==> inputs of run a <==
==> flow/design.v <==
module mux #(parameter N = 32)(
    input  wire [N-1:0] a,
    input  wire [N-1:0] b,
    input  wire sel,
    output reg  [N-1:0] y
);
    always @(*) begin
        y = sel ? b : a;
    end
endmodule
module Extender(
    input  [23:0] Instr,
    input  [1:0]  ImmSrc,
    output reg [31:0] ExtImm
);
    always @(*) begin
        case (ImmSrc)
            2'b00: ExtImm = {24'b0, Instr[7:0]};
            2'b01: ExtImm = {20'b0, Instr[11:0]};
            2'b10: ExtImm = {{6{Instr[23]}}, Instr, 2'b00};
            default: ExtImm = 32'b0;
        endcase
    end
endmodule
module alu (
    input  [31:0] A,   
    input  [31:0] B,    
    input  [1:0]  ALUControl,
    output reg  [31:0] Result,
    output reg         N,     
    output reg         Z,     
    output reg         C,     
    output reg         V      
);
     reg [32:0] temp;
  always @(*) begin
   temp = 33'd0;
   case( ALUControl)
    2'b00: begin
     temp = {1'b0, A} + {1'b0, B};
     Result = A+B;
    end
    2'b01: begin
     temp = {1'b0, A} - {1'b0, B};
     Result = A-B;
    end
    2'b10: begin
     Result = A & B;
    end
    2'b11: begin
     Result = A | B;
    end
   endcase
    C = ~ALUControl[1] & temp[32];
    V =  ~(A[31]^B[31]^ALUControl[0]) & (A[31]^Result[31])&~ALUControl[1];
    N =  Result[31];
    Z = (Result==0);
  end
endmodule
module Register_file(
    input         clk,
    input         WE3,           
    input  [3:0]  A1,            
    input  [3:0]  A2,            
    input  [3:0]  A3,            
    input  [31:0] R15,           
    input  [31:0] WD3,           
    output [31:0] RD1,           
    output [31:0] RD2            
);
    reg [31:0] rf[0:15];
    integer i;
    assign RD1 = (A1 == 4'd15) ? R15 : rf[A1];
    assign RD2 = (A2 == 4'd15) ? R15 : rf[A2];
    always @(posedge clk) begin
        if (WE3 && (A3 != 4'd15)) begin
            rf[A3] <= WD3;
        end
    end
endmodule
module Datapath(
    input         clk,
    input         reset,
    input         PCSrc,
    input         MemtoReg,
    input         MemWrite,
    input         ALUSrc,
    input  [1:0]  ALUControl,
    input  [1:0]  ImmSrc,
    input         RegWrite,
    input  [1:0]  RegSrc,
    input  [31:0] Instr,
    input  [31:0] ReadData,
    output [31:0] PC,
    output [31:0] ALUResult,
    output [31:0] WriteData,
    output [31:0] SrcA,
    output [31:0] SrcB,
    output [31:0] ExtImm,
    output [31:0] RD1,
    output [31:0] RD2,
    output        N,
    output        Z,
    output        C,
    output        V
);
    wire [31:0] PCNext, PCPlus4, PCPlus8;
    wire [31:0] Result;
    wire [31:0] RD;
    wire [3:0] RA1, RA2;
    reg [31:0] PCReg;
    assign PC = PCReg;
    always @(posedge clk or posedge reset) begin
        if(reset) PCReg<=0;
        else PCReg <= PCNext;
    end
    assign PCPlus4 = PC + 32'd4;
    assign PCPlus8 = PC + 32'd8;
    assign RD = Instr;
    mux #(.N(4)) muxA (
        .a(RD[19:16]),
        .b(4'b1111),
        .sel(RegSrc[0]),
        .y(RA1)
    );
    mux #(.N(4)) muxB (
        .a(RD[3:0]),
        .b(RD[15:12]),
        .sel(RegSrc[1]),
        .y(RA2)
    );
    Register_file rf (
        .clk(clk),
        .WE3(RegWrite),
        .A1(RA1),
        .A2(RA2),
        .A3(RD[15:12]),
        .R15(PCPlus8),
        .WD3(Result),
        .RD1(RD1),
        .RD2(RD2)
    );
    assign SrcA = RD1;
    assign WriteData = RD2;
    Extender ext (
        .Instr(RD[23:0]),
        .ImmSrc(ImmSrc),
        .ExtImm(ExtImm)
    );
    mux #(.N(32)) muxSrcB (
        .a(RD2),
        .b(ExtImm),
        .sel(ALUSrc),
        .y(SrcB)
    );
    alu ALU_inst (
        .A(SrcA),
        .B(SrcB),
        .ALUControl(ALUControl),
        .Result(ALUResult),
        .N(N),
        .Z(Z),
        .C(C),
        .V(V)
    );
    mux #(.N(32)) muxResult (
        .a(ALUResult),
        .b(ReadData),
        .sel(MemtoReg),
        .y(Result)
    );
    mux #(.N(32)) muxPC (
        .a(PCPlus4),
        .b(Result),
        .sel(PCSrc),
        .y(PCNext)
    );
endmodule
module Condition_Check(
  input  [3:0] Cond,
  input        N, Z, C, V,
  output reg   CondEx
);
  always @(*) begin
    case(Cond)
      4'b0000: CondEx = Z;                     
      4'b0001: CondEx = ~Z;                    
      4'b0010: CondEx = C;                     
      4'b0011: CondEx = ~C;                    
      4'b0100: CondEx = N;                     
      4'b0101: CondEx = ~N;                    
      4'b0110: CondEx = V;                     
      4'b0111: CondEx = ~V;                    
      4'b1000: CondEx = C & ~Z;                
      4'b1001: CondEx = (~C) | Z;              
      4'b1010: CondEx = ~(N ^ V);              
      4'b1011: CondEx =  (N ^ V);              
      4'b1100: CondEx = (~Z) & ~(N ^ V);       
      4'b1101: CondEx = Z | (N ^ V);           
      4'b1110: CondEx = 1'b1;                  
      default: CondEx = 1'bx;
    endcase
  end
endmodule
module Decoder (
    input  [1:0] Op,
    input  [5:0] Funct,
    input  [3:0] Rd,
    output [1:0] FlagW,
    output       PCS,
    output       RegW,
    output       MemW,
    output       MemtoReg,
    output       ALUSrc,
    output [1:0] ImmSrc,
    output [1:0] RegSrc,
    output [1:0] ALUControl
);
    reg  [9:0] controls;
    reg  [1:0] FlagW_r;
    reg  [1:0] ALUControl_r;
    wire Branch;
    wire ALUOp;
    assign FlagW      = FlagW_r;
    assign ALUControl = ALUControl_r;
    always @(*) begin
        case (Op)
            2'b00: begin
                if (Funct[5])        
                    controls = 10'b0000101001;
                else                 
                    controls = 10'b0000001001;
            end
            2'b01: begin
                if (Funct[0])        
                    controls = 10'b0001111000;
                else                 
                    controls = 10'b1001110100;
            end
            2'b10: begin
                controls = 10'b0110100010;
            end
            default: begin
                controls = 10'b0000000000;
            end
        endcase
    end
    assign { RegSrc,
             ImmSrc,
             ALUSrc,
             MemtoReg,
             RegW,
             MemW,
             Branch,
             ALUOp } = controls;
    always @(*) begin
        if (ALUOp) begin
            case (Funct[4:1])
                4'b0100: ALUControl_r = 2'b00;  
                4'b0010: ALUControl_r = 2'b01;  
                4'b0000: ALUControl_r = 2'b10;  
                4'b1100: ALUControl_r = 2'b11;  
                default: ALUControl_r = 2'b00;
            endcase
            FlagW_r[1] = Funct[0];
            FlagW_r[0] = Funct[0] &
                        ((ALUControl_r == 2'b00) |
                         (ALUControl_r == 2'b01));
        end
        else begin
            ALUControl_r = 2'b00;
            FlagW_r      = 2'b00;
        end
    end
    assign PCS = ((Rd == 4'b1111) & RegW) | Branch;
endmodule
module Control_Unit(
   input clk,
   input reset,
   input [3:0]Rd,
   input  [1:0] Op,
   input  [5:0] Funct,
   input  [3:0] Cond,
   input  N, Z, C, V,
   output         PCSrc,
   output         MemtoReg,
   output         MemWrite,
   output  [1:0]  ALUControl,
   output  [1:0]  ImmSrc,
   output         RegWrite,
   output         ALUSrc,
   output  [1:0]  RegSrc
    );
    wire PCS;
    wire RegW;
    wire MemW;
    wire CondEx;
    wire [1:0] FlagW;
    wire [1:0] FlagWrite;
    reg N_reg, Z_reg, C_reg, V_reg;
    assign FlagWrite = FlagW & {CondEx, CondEx};
   assign PCSrc = PCS & CondEx;
   assign RegWrite = RegW & CondEx;
   assign MemWrite = MemW & CondEx;
    always @(posedge clk or posedge reset) begin
    if (reset) begin
        N_reg <= 1'b0;
        Z_reg <= 1'b0;
        C_reg <= 1'b0;
        V_reg <= 1'b0;
    end else begin
        if (FlagWrite[1]) begin
            N_reg <= N;
            Z_reg <= Z;
        end
        if (FlagWrite[0]) begin
            C_reg <= C;
            V_reg <= V;
        end
    end
end
    Decoder decoder(
        .Rd(Rd),
        .Op(Op),
        .Funct(Funct),
        .PCS(PCS),
        .RegW(RegW),
        .MemW(MemW),
        .MemtoReg(MemtoReg),
        .ALUSrc(ALUSrc),
        .ImmSrc(ImmSrc),
        .RegSrc(RegSrc),
        .ALUControl(ALUControl),
        .FlagW(FlagW)
    );
    Condition_Check cond_check(
        .Cond(Cond),
        .N(N_reg), .Z(Z_reg), .C(C_reg), .V(V_reg),
        .CondEx(CondEx)
    );
endmodule
module top (
    input         clk,
    input         reset,
    output [31:0] PC,
    input  [31:0] Instr,
    output        MemWrite,
    output [31:0] DataAdr,
    output [31:0] WriteData,
    input  [31:0] ReadData
);
    wire        PCSrc;
    wire        MemtoReg;
    wire [1:0]  ALUControl;
    wire [1:0]  ImmSrc;
    wire        RegWrite;
    wire        ALUSrc;
    wire [1:0]  RegSrc;
    wire [31:0] ALUResult;
    wire [31:0] SrcA, SrcB, ExtImm;
    wire [31:0] RD1, RD2;
    wire N, Z, C, V;
    assign DataAdr = ALUResult;
    wire [3:0]  Cond;
    wire [1:0]  Op;
    wire [5:0]  Funct;
    wire [3:0]  Rd;
    Datapath datapath_inst (
        .clk(clk),
        .reset(reset),
        .PCSrc(PCSrc),
        .MemtoReg(MemtoReg),
        .MemWrite(MemWrite),
        .ALUSrc(ALUSrc),
        .ALUControl(ALUControl),
        .ImmSrc(ImmSrc),
        .RegWrite(RegWrite),
        .RegSrc(RegSrc),
        .Instr(Instr),
        .N(N), .Z(Z), .C(C), .V(V),
        .PC(PC),
        .ALUResult(ALUResult),
        .WriteData(WriteData),
        .ReadData(ReadData),
        .SrcA(SrcA),
        .SrcB(SrcB),
        .ExtImm(ExtImm),
        .RD1(RD1),
        .RD2(RD2)
    );
    assign Cond  = Instr[31:28];
    assign Op    = Instr[27:26];
    assign Funct = { Instr[25], Instr[24:21], Instr[20] };  
    assign Rd    = Instr[15:12];
    Control_Unit control_inst (
        .clk(clk),
        .reset(reset),
        .Rd(Rd),
        .Op(Op),
        .Funct(Funct),
        .Cond(Cond),
        .N(N), .Z(Z), .C(C), .V(V),
        .PCSrc(PCSrc),
        .MemtoReg(MemtoReg),
        .MemWrite(MemWrite),
        .ALUControl(ALUControl),
        .ImmSrc(ImmSrc),
        .RegWrite(RegWrite),
        .ALUSrc(ALUSrc),
        .RegSrc(RegSrc)
    );
endmodule
==> flow/run.sh <==
#!/bin/bash
# the make line also repeats each setting of config.mk as NAME=value (left out here)
make -C /OpenROAD-flow-scripts/flow DESIGN_CONFIG=/design/flow/config.mk WORK_HOME=/design/flow/orfs CLKGATE_MAP_FILE= finish
==> flow/config.mk <==
export PLATFORM = sky130hd
export DESIGN_NAME = top
export DESIGN_NICKNAME = top
export VERILOG_FILES = /design/flow/design.v
export SDC_FILE = /design/flow/constraint.sdc
export NUM_CORES = 4
export LEC_CHECK = 0
export ABC_AREA = 1
export CAP_MARGIN = 25
export CELL_PAD_IN_SITES_DETAIL_PLACEMENT = 2
export CORE_MARGIN = 8
export CORE_UTILIZATION = 40
export CTS_CLUSTER_DIAMETER = 155
export CTS_CLUSTER_SIZE = 21
export GPL_TIMING_DRIVEN = 0
export HOLD_SLACK_MARGIN = 0.28
export SETUP_SLACK_MARGIN = 5
export SLEW_MARGIN = 20
==> flow/constraint.sdc <==
create_clock -name core_clock -period 16.7 [get_ports {clk}]
set_input_delay 3.3400 -clock core_clock [delete_from_list [all_inputs] [get_ports {clk}]]
set_output_delay 3.3400 -clock core_clock [all_outputs]
set_load 0.01 [all_outputs]
==> run b (differences from run a) <==
- ABC_AREA: 1 -> default
- CAP_MARGIN: 25 -> 20
- CELL_PAD_IN_SITES_DETAIL_PLACEMENT: 2 -> default
- CORE_MARGIN: 8 -> 2
- CORE_UTILIZATION: 40 -> 72
- CTS_CLUSTER_DIAMETER: 155 -> 374
- CTS_CLUSTER_SIZE: 21 -> 98
- GPL_TIMING_DRIVEN: 0 -> default
- HOLD_SLACK_MARGIN: 0.28 -> default
- PLACE_DENSITY: default -> 0.6
==> flow/constraint.sdc (replaced) <==
create_clock -name core_clock -period 12.2 [get_ports {clk}]
set_input_delay 2.4400 -clock core_clock [delete_from_list [all_inputs] [get_ports {clk}]]
set_output_delay 2.4400 -clock core_clock [all_outputs]
set_load 0.01 [all_outputs]
==> run c (differences from run a) <==
- ABC_AREA: 1 -> default
- CAP_MARGIN: 25 -> 20
- CELL_PAD_IN_SITES_DETAIL_PLACEMENT: 2 -> default
- CORE_MARGIN: 8 -> 2
- CORE_UTILIZATION: 40 -> 57
- CTS_CLUSTER_DIAMETER: 155 -> default
- CTS_CLUSTER_SIZE: 21 -> default
- GPL_TIMING_DRIVEN: 0 -> default
- HOLD_SLACK_MARGIN: 0.28 -> default
- PLACE_DENSITY: default -> 0.76
- SETUP_SLACK_MARGIN: 5 -> 0.83
==> flow/constraint.sdc (replaced) <==
create_clock -name core_clock -period 5.8 [get_ports {clk}]
set_input_delay 1.1600 -clock core_clock [delete_from_list [all_inputs] [get_ports {clk}]]
set_output_delay 1.1600 -clock core_clock [all_outputs]
set_load 0.01 [all_outputs]
==> run d (differences from run a) <==
- ABC_AREA: 1 -> default
- CAP_MARGIN: 25 -> 20
- CELL_PAD_IN_SITES_DETAIL_PLACEMENT: 2 -> default
- CORE_MARGIN: 8 -> 2
- CORE_UTILIZATION: 40 -> 57
- CTS_CLUSTER_DIAMETER: 155 -> default
- CTS_CLUSTER_SIZE: 21 -> default
- GPL_TIMING_DRIVEN: 0 -> default
- HOLD_SLACK_MARGIN: 0.28 -> default
- PLACE_DENSITY: default -> 0.6
==> flow/constraint.sdc (replaced) <==
create_clock -name core_clock -period 12.7 [get_ports {clk}]
set_input_delay 2.5400 -clock core_clock [delete_from_list [all_inputs] [get_ports {clk}]]
set_output_delay 2.5400 -clock core_clock [all_outputs]
set_load 0.01 [all_outputs]
==> results.toml <==
# implementation run metrics
[synthesis]
mux_area_share_pct = 0
syn_inst = 4494
synth.logic.top_family = "simple AND/OR/NAND/NOR gates"
area_leaders = "edfxtp_1 (44%), nand2_1 (13%), nand3_1 (7.3%)"
ys_types = 59
top_cell_area_share_pct = 44.25

[floorplanning]
initial_utilization_pct = 40.17

[clock_tree]
cts.sinks = 548
htreeDepth = 1

[status]
status = "aborted with a tool error"
stop_stage = "global routing"
That was run a.
==> results.toml <==
# yosys + openroad results
[synthesis]
area_leaders = "edfxtp_1 (44%), mux2i_1 (7.8%), mux4_2 (4.8%)"
synth.logic.top_family = "AND-OR/OR-AND gates"
top_cell_area_share_pct = 44.36
mux_area_share_pct = 15.60
ys_types = 98

[finish]
logic_gate_count = 2306

[clock_tree]
cts.sinks = 541
htreeDepth = 2

[global_routing]
grt_pass1_wl_mm = 232.7

[power_and_ir_drop]
dominant_power_group = "combinational logic"
power_density_nw_per_um2 = 179.5

[status]
status = "no timing/DRC/antenna violations"

[floorplanning]
initial_utilization_pct = 57.81

[timing]
fin_skew_ns = 0.01715
fin_ws_ns = 1.661
That was run d.
==> results.toml <==
# yosys + openroad results
[status]
status = "failed layout checks"
violations = "negative setup slack"

[synthesis]
area_leaders = "edfxtp_1 (44%), mux2i_1 (7.8%), mux4_2 (4.8%)"
syn_inst = 3120

[clock_tree]
htreeDepth = 2
cts.sinks = 541

[timing]
fin_ws_ns = -2.567
setup_viol = 495

[floorplanning]
initial_utilization_pct = 57.81
That was run c.
==> results.toml <==
# implementation run metrics
[status]
status = "aborted with a tool error"
stop_stage = "global routing"
tool.error = "[ERROR GRT-0232] Routing congestion too high. Check the congestion heatmap in the GUI."

[clock_tree]
clk_path_buf_depth = 3
cts.sinks = 541

[synthesis]
mux_area_share_pct = 15.60
synth.logic.top_family = "AND-OR/OR-AND gates"
ys_types = 98
area_leaders = "edfxtp_1 (44%), mux2i_1 (7.8%), mux4_2 (4.8%)"
syn_inst = 3120
top_cell_area_share_pct = 44.36

[floorplanning]
initial_utilization_pct = 73.12
That was run b.
